== wip/maple ==
==> flow/design.v (excerpt) <==
module alu_top(CLK, OP1, OP2, OPRN, OUT, ZERO);
	input CLK;
	input [31:0] OP1;
	input [31:0] OP2;
	input [5:0] OPRN;
	output [31:0] OUT;
	output ZERO;
	reg [31:0] op1_q, op2_q;
	reg [5:0] oprn_q;
	reg [31:0] out_q;
	reg zero_q;
	wire [31:0] alu_out;
	wire alu_zero;
	ALU alu_inst(alu_out, alu_zero, op1_q, op2_q, oprn_q);
	always @(posedge CLK) begin
		op1_q <= OP1;
		op2_q <= OP2;
		oprn_q <= OPRN;
		out_q <= alu_out;
		zero_q <= alu_zero;
	end
	assign OUT = out_q;
	assign ZERO = zero_q;
endmodule
make LEC_CHECK=0 ABC_AREA=1 CAP_MARGIN=20 CELL_PAD_IN_SITES_GLOBAL_PLACEMENT=1 CORE_ASPECT_RATIO=0.5 CORE_MARGIN=2 CORE_UTILIZATION=40 CTS_CLUSTER_DIAMETER=348 CTS_CLUSTER_SIZE=100 PLACE_DENSITY=0.9 SETUP_SLACK_MARGIN=1.98 SLEW_MARGIN=0 TNS_END_PERCENT=30 finish   # period 29.5 ns
run.sh (not shown) runs the stock make flow with config.mk's settings and CLKGATE_MAP_FILE=.
## Diff of input files: wip/raven against wip/maple
Settings: TNS_END_PERCENT: 30 -> 15; SLEW_MARGIN: 0 -> 20; CELL_PAD_IN_SITES_GLOBAL_PLACEMENT: 1 -> unset; SETUP_SLACK_MARGIN: 1.98 -> unset; MAX_ROUTING_LAYER: unset -> met4; CORE_ASPECT_RATIO: 0.5 -> unset; PLACE_DENSITY: 0.9 -> unset; CTS_CLUSTER_DIAMETER: 348 -> 354; CORE_UTILIZATION: 40 -> 48.
[summary]
- Fmax ends up lower on wip/raven.
- Delta (wip/raven minus wip/maple): number of nets in the final layout higher.
For wip/onyx, these inputs were changed with respect to wip/raven:
Settings: a change of ABC_AREA from 1 to 0; an added PLACE_DENSITY of 0.42.
Findings:
Sort wip/raven and wip/onyx by number of nets in the synthesized netlist, descending, and wip/raven comes first. Area reported by Yosys stat of wip/onyx falls short of that of wip/raven by a few percent. Summary of wip/onyx over wip/raven: worst setup slack after layout shrank by 0.23 ns, width of the chip has decreased, reg-to-reg setup timing slack decreased by 0.23 ns relative to the old numbers. In wip/onyx relative to wip/raven, number of vias after detailed routing had gone down by a few percent. Xor-xnor portion of the synthesized cell area came out higher on wip/onyx than on wip/raven. Number of antenna repair diodes: wip/onyx lower than wip/raven.

* * *

job 9202:
Starting RTL as in the previous note.
Settings: LEC_CHECK=0, ABC_AREA=1, CAP_MARGIN=0, CORE_MARGIN=2, CORE_UTILIZATION=71, CTS_CLUSTER_DIAMETER=250, CTS_CLUSTER_SIZE=89, GPL_TIMING_DRIVEN=1, MIN_ROUTING_LAYER=met1, SETUP_SLACK_MARGIN=-1.78, SLEW_MARGIN=10, TNS_END_PERCENT=5; clock period 24.6 ns.
global routing (5_1_grt): job 9202 exited with error
#### Input delta (job 3157 over job 9202)
Settings: MIN_ROUTING_LAYER: met1 -> unset; CORE_UTILIZATION: 71 -> 64; CTS_CLUSTER_DIAMETER: 250 -> unset; CTS_CLUSTER_SIZE: 89 -> unset; SLEW_MARGIN: 10 -> 20; SETUP_SLACK_MARGIN: -1.78 -> unset; TNS_END_PERCENT: 5 -> unset; CAP_MARGIN: 0 -> 20; GPL_TIMING_DRIVEN: 1 -> unset; the clock period (ns, I/O delays scaled along): 24.6 -> 36.5.
[summary]
The final layout from job 3157, which completed every stage, passed the timing, design-rule and antenna checks at the end of the flow.
Job 9202: it failed with a tool error in global routing (5_1_grt), so there are no final results.
Re post-synthesis adder-cell area fraction: no difference whatsoever between job 3157 and job 9202.
Going from job 9202 to job 3157, number of sinks handled by clock tree synthesis held steady, count of different cell masters after synthesis stayed essentially flat, chip width went up, worst slack after detailed placement now sits higher.
In the metrics for job 3157 and job 9202, the one carrying the higher full die area is job 3157.
Summary of job 3157 over job 9202: core utilization at floorplan went down by 6.5 points, total of cells resized after clock tree synthesis went down by 263.
The inputs of job 9244 differ from those of job 3157 as listed below.
Settings: changing CORE_UTILIZATION from 64 to 58; removing ABC_AREA (formerly 1); setting TNS_END_PERCENT to 5 for the first time; changing the clock period (ns, I/O delays scaled along) from 36.5 to 8.64.
Notes after the runs:
- Job 9244 finished all stages; however, its layout fails the closing checks, the failures being setup timing.
- Job 9244 vs job 3157 — number of ordinary inverters in the final layout dropped by more than a quarter
- Compared with job 3157, job 9244 shows a final cycle utilization of the critical path that is 250 points higher.
- Job 9244 packs its core more tightly than job 3157.
## Diff of input files: job 7930 against job 9244
Settings: CORE_UTILIZATION now 65, was 58; SETUP_SLACK_MARGIN now -2.0, previously not set; TNS_END_PERCENT no longer set, was 5; the clock period (ns, I/O delays scaled along) now 28.0, was 8.64.
Findings:
FAIL for each of job 9244 and job 7930. For the post-place setup slack, job 7930 came in 18460 ps higher than job 9244 did. Job 7930 vs. job 9244: chip height decreased 11 um; portion of netlist area occupied by mux cells about even; maximum number of buffers from clock root to sink essentially unchanged. Looking at post-CTS setup buffer count across job 9244 and job 7930, the one that comes out lower is job 7930. Of job 9244 and job 7930, the run reporting the higher die area was job 9244. Against job 9244, job 7930 reports a core footprint that is lower.

* * *

== v39 ==
alu_top again, from the RTL that the note above started with.
Settings: LEC_CHECK=0, CAP_MARGIN=20, CORE_ASPECT_RATIO=0.5, CORE_MARGIN=2, CORE_UTILIZATION=70, CTS_CLUSTER_DIAMETER=240, CTS_CLUSTER_SIZE=36, SLEW_MARGIN=20; clock period 27.8 ns.
Status(v39) = ERROR, stage = global routing
Changes in v43 relative to v39:
diff --git a/flow/config.mk b/flow/config.mk
--- a/flow/config.mk
+++ b/flow/config.mk
@@ -8,7 +8,5 @@
 export CAP_MARGIN = 20
-export CORE_ASPECT_RATIO = 0.5
 export CORE_MARGIN = 2
-export CORE_UTILIZATION = 70
-export CTS_CLUSTER_DIAMETER = 240
-export CTS_CLUSTER_SIZE = 36
+export CORE_UTILIZATION = 61
 export SLEW_MARGIN = 20
+export TNS_END_PERCENT = 5
==> flow/constraint.sdc <==
create_clock -name core_clock -period 27.7 [get_ports {CLK}]
set_input_delay 5.5400 -clock core_clock [delete_from_list [all_inputs] [get_ports {CLK}]]
set_output_delay 5.5400 -clock core_clock [all_outputs]
set_load 0.01 [all_outputs]
In v43 the implementation ran to completion but is not tape-out ready, as the final checks report setup timing. Taking v39 as 1.0, v43 lands at 0.76 on die span in x. Diff v39 -> v43: effective utilization at floorplan went down by 8.9 points, number of cell rows up about 50%, mux contribution to synthesized area flat, chip footprint grew by 4900 um2, share of the yosys chip area belonging to registers now sits at about the same level. When the final numbers for v39 and v43 were put side by side, the worst slack after detailed placement turned out to be greater in v39. Die height: higher on v43.
Relative to v43, the following input files were edited for v50:
diff --git a/flow/config.mk b/flow/config.mk
--- a/flow/config.mk
+++ b/flow/config.mk
@@ -9,3 +9,5 @@
 export CORE_MARGIN = 2
-export CORE_UTILIZATION = 61
+export CORE_UTILIZATION = 65
+export MAX_ROUTING_LAYER = met4
+export SETUP_SLACK_MARGIN = 3.99
 export SLEW_MARGIN = 20
--- outcome ---
- v50: all stages done; final checks FAILED (setup timing).
- For the area of the core, v50 came in 5.8% lower than v43 did.
- Diff v43 -> v50: non-clock buffer count down 1; area share of buffers outside the clock network flat.
Setup changes, v50 to v18
diff --git a/flow/config.mk b/flow/config.mk
--- a/flow/config.mk
+++ b/flow/config.mk
@@ -10,5 +10,3 @@
 export CORE_UTILIZATION = 65
-export MAX_ROUTING_LAYER = met4
-export SETUP_SLACK_MARGIN = 3.99
+export SETUP_SLACK_MARGIN = -2.0
 export SLEW_MARGIN = 20
-export TNS_END_PERCENT = 5
==> flow/constraint.sdc <==
create_clock -name core_clock -period 28.2 [get_ports {CLK}]
set_input_delay 5.6400 -clock core_clock [delete_from_list [all_inputs] [get_ports {CLK}]]
set_output_delay 5.6400 -clock core_clock [all_outputs]
set_load 0.01 [all_outputs]
--- outcome ---
In v18 the implementation completed, yet the final layout does not meet the checks, the culprit being setup timing.
Delta (v18 minus v50): fraction of cell area in non-clock buffers comparable; total negative setup slack now larger.
Placer congestion estimate, v18 and v50: larger value in v50
On design area, v50 loses to v18.
Diff v50 -> v18: number of buffers created by CTS roughly the same; layout overhead on the synthesized area lower; number of standard cells in the final layout excluding fillers roughly the same.
Run comparison: v50 top layer used by detailed routing met4; v18 top layer used by detailed routing met5
Going from v50 to v18, the count of filler cells inserted in the layout was found to have gone up by about 5.5%.
